==> flow/design.v (excerpt) <==
module SIMD(clk,rst,opcode,funct3,funct7,rd_data1,rd_data2,rd_data3,w_add,immed,instrc_add,wr_add,wr_data );
For scale: ~4800 cells after synthesis, ~110 I/O pins.
==> flow/config.mk <==
export PLATFORM = sky130hd
export DESIGN_NAME = SIMD
export DESIGN_NICKNAME = SIMD
export VERILOG_FILES = /design/flow/design.v
export SDC_FILE = /design/flow/constraint.sdc
export NUM_CORES = 4
export LEC_CHECK = 0
export ABC_AREA = 1
export CAP_MARGIN = 35
export CELL_PAD_IN_SITES_DETAIL_PLACEMENT = 2
export CORE_MARGIN = 10
export CORE_UTILIZATION = 40
export CTS_CLUSTER_DIAMETER = 351
export MAX_ROUTING_LAYER = met4
export MIN_ROUTING_LAYER = met2
export SLEW_MARGIN = 20
export TNS_END_PERCENT = 20
==> flow/constraint.sdc <==
create_clock -name core_clock -period 11.0 [get_ports {clk}]
set_input_delay 2.2000 -clock core_clock [delete_from_list [all_inputs] [get_ports {clk}]]
set_output_delay 2.2000 -clock core_clock [all_outputs]
set_load 0.01 [all_outputs]
run.sh (not shown) runs the stock make flow with config.mk's settings and CLKGATE_MAP_FILE=.
The baseline died in 5_1_grt, error GRT-0116.
Change:
==> flow/config.mk (replaced) <==
export PLATFORM = sky130hd
export DESIGN_NAME = SIMD
export DESIGN_NICKNAME = SIMD
export VERILOG_FILES = /design/flow/design.v
export SDC_FILE = /design/flow/constraint.sdc
export NUM_CORES = 4
export LEC_CHECK = 0
export CAP_MARGIN = 20
export CORE_MARGIN = 2
export CORE_UTILIZATION = 70
export CTS_CLUSTER_SIZE = 43
export SETUP_SLACK_MARGIN = 2.13
export SLEW_MARGIN = 20
Result: The changed run finished with capacitance limit, slew limit left; area after synthesis drops by 4.7%; synthesized cell count decreases by about 19%; die size shrinks by 50%.
Change:
--- a/flow/config.mk
+++ b/flow/config.mk
@@ -9,5 +9,3 @@
 export CORE_MARGIN = 2
-export CORE_UTILIZATION = 70
-export CTS_CLUSTER_SIZE = 43
-export SETUP_SLACK_MARGIN = 2.13
+export CORE_UTILIZATION = 32
 export SLEW_MARGIN = 20
==> flow/constraint.sdc (replaced) <==
create_clock -name core_clock -period 16.0 [get_ports {clk}]
set_input_delay 3.2000 -clock core_clock [delete_from_list [all_inputs] [get_ports {clk}]]
set_output_delay 3.2000 -clock core_clock [all_outputs]
set_load 0.01 [all_outputs]
The changed run produced a clean layout.
Cell area came out lower by 4.7%.
Global-route usage went down by 32 points.
Clock skew falls by 6.3 ps.
Die size goes up by 120%.
Clock power fell by 29%.
Cell count came out higher by 13%.
Wire length shrinks by 9.1%.
Total power shrinks by 46%.
Change:
--- a/flow/config.mk
+++ b/flow/config.mk
@@ -9,3 +9,4 @@
 export CORE_MARGIN = 2
-export CORE_UTILIZATION = 32
+export CORE_UTILIZATION = 52
+export CTS_CLUSTER_SIZE = 95
 export SLEW_MARGIN = 20
==> flow/constraint.sdc (replaced) <==
create_clock -name core_clock -period 9.01 [get_ports {clk}]
set_input_delay 1.8020 -clock core_clock [delete_from_list [all_inputs] [get_ports {clk}]]
set_output_delay 1.8020 -clock core_clock [all_outputs]
set_load 0.01 [all_outputs]
This time the run reached the layout checks and failed them: setup timing.
First-iteration DRC count rose by 7.6%.
Worst setup slack gets worse by 3300 ps.
Global-route usage increases by 17 points.
Critical path depth climbs by 5.
Register-to-register slack loses 7000 ps.
Final cell count is about the same.
Synthesized cell count is unchanged.
Power is higher by 130%.

---

== run A ==
Starting RTL as in the previous note.
Settings: LEC_CHECK=0, CAP_MARGIN=20, CORE_MARGIN=7, CORE_UTILIZATION=33, CTS_CLUSTER_SIZE=20, GPL_TIMING_DRIVEN=0, PLACE_DENSITY=0.81, SETUP_SLACK_MARGIN=0.7, SLEW_MARGIN=20; clock period 18.5 ns.
Modified inputs, run B compared to run A
- putting ABC_AREA at 1 where nothing was set
- swapping 33 for 72 in CORE_UTILIZATION
- swapping 0.7 for 4.51 in SETUP_SLACK_MARGIN
- swapping 20 for 88 in CTS_CLUSTER_SIZE
- swapping 0 for 1 in GPL_TIMING_DRIVEN
- putting CTS_CLUSTER_DIAMETER at 286 where nothing was set
- swapping 0.81 for 0.35 in PLACE_DENSITY
## What came out
On combined buffer and inverter count along the critical path: run B sits above run A.
From run A to run B the numbers moved as follows: wire length of the first global-routing pass neither gained nor lost much; sequential fraction of the synthesis area decreased by 0.25 points relative to the old numbers.
Run B -> run A: CTS clock-pin slew for the worst setup and hold paths flat
Area added between synthesis and finish in run B is 3.9 points lower than in run A
Reported for run A and run B, maximum buffer depth of the clock tree turned out identical to the last digit.
Summary — layout filler cell count, run B relative to run A: lower, by 67%.
On run B: global-route track usage on met1 is 26 points higher than what run A gave.
Of run B and run A, it is run B that has the lower aggregate routed wire length.
In the metrics for run A and run B, the one carrying the higher cell area is run B.
Edits applied to the flow inputs when going from run B to run C:
- clearing CTS_CLUSTER_DIAMETER, which used to be 286
- swapping 72 for 33 in CORE_UTILIZATION
- swapping 1 for 0 in ABC_AREA
- swapping 1 for 0 in GPL_TIMING_DRIVEN
- swapping 0.35 for 0.63 in PLACE_DENSITY
- putting CELL_PAD_IN_SITES_GLOBAL_PLACEMENT at 1 where nothing was set
- swapping 20 for 35 in SLEW_MARGIN
- putting MIN_ROUTING_LAYER at met2 where nothing was set
- swapping 88 for 35 in CTS_CLUSTER_SIZE
- swapping 7 for 2 in CORE_MARGIN
- putting CORE_ASPECT_RATIO at 0.73 where nothing was set
- clearing SETUP_SLACK_MARGIN, which used to be 4.51
Notes after the runs:
Summary across run C and run B: the single failing run is run C. 5_1_grt: run C exited with error. Comparing the two runs side by side, run C comes out behind run B on HPWL reported at the end of detailed placement. Row adder-cell share of the synthesized area: run C higher / run B lower. In the tables for run C and run B, cell area after technology mapping reads lower with run C. Side by side, synthesized-area fraction occupied by ao, oa, aoi and oai cells turned out higher in run C than in run B. Number of instances in the synthesized netlist (run C over run B): decrease, 899. Compared with run B, run C shows number of distinct standard cells referenced by the synthesized netlist that has gone up by more than a quarter.
For run D, these inputs were changed with respect to run C:
- CORE_ASPECT_RATIO: 0.73 -> 0.94
- ABC_AREA: 0 -> 1
- PLACE_DENSITY: 0.63 -> 0.81
Run D completed end to end with timing, DRC and antenna clean.
Average footprint of a synthesized cell for run D: 15% down relative to run C
Re number of buffers added for setup after CTS: no difference whatsoever between run D and run C.
Diff run C -> run D | height of the die | up by more than 10%
Re share of flip-flops with an asynchronous set or reset after synthesis: no difference whatsoever between run D and run C.
In run D the total half-perimeter wirelength after legalization and detailed placement turned out about 1.4% lower than in run C.
Run D — cell count after synthesis 899 higher, run C as reference
Relative to run C, the chip area in the Yosys report measured on run D has increased by a few percent.
Die size for run D is higher than for run C.
Run C → run D: post-synthesis cell area climbed about 5%, number of sinks driven by the clock tree barely changed.
No activity file was given, so power comes from the tool's default toggle rates.
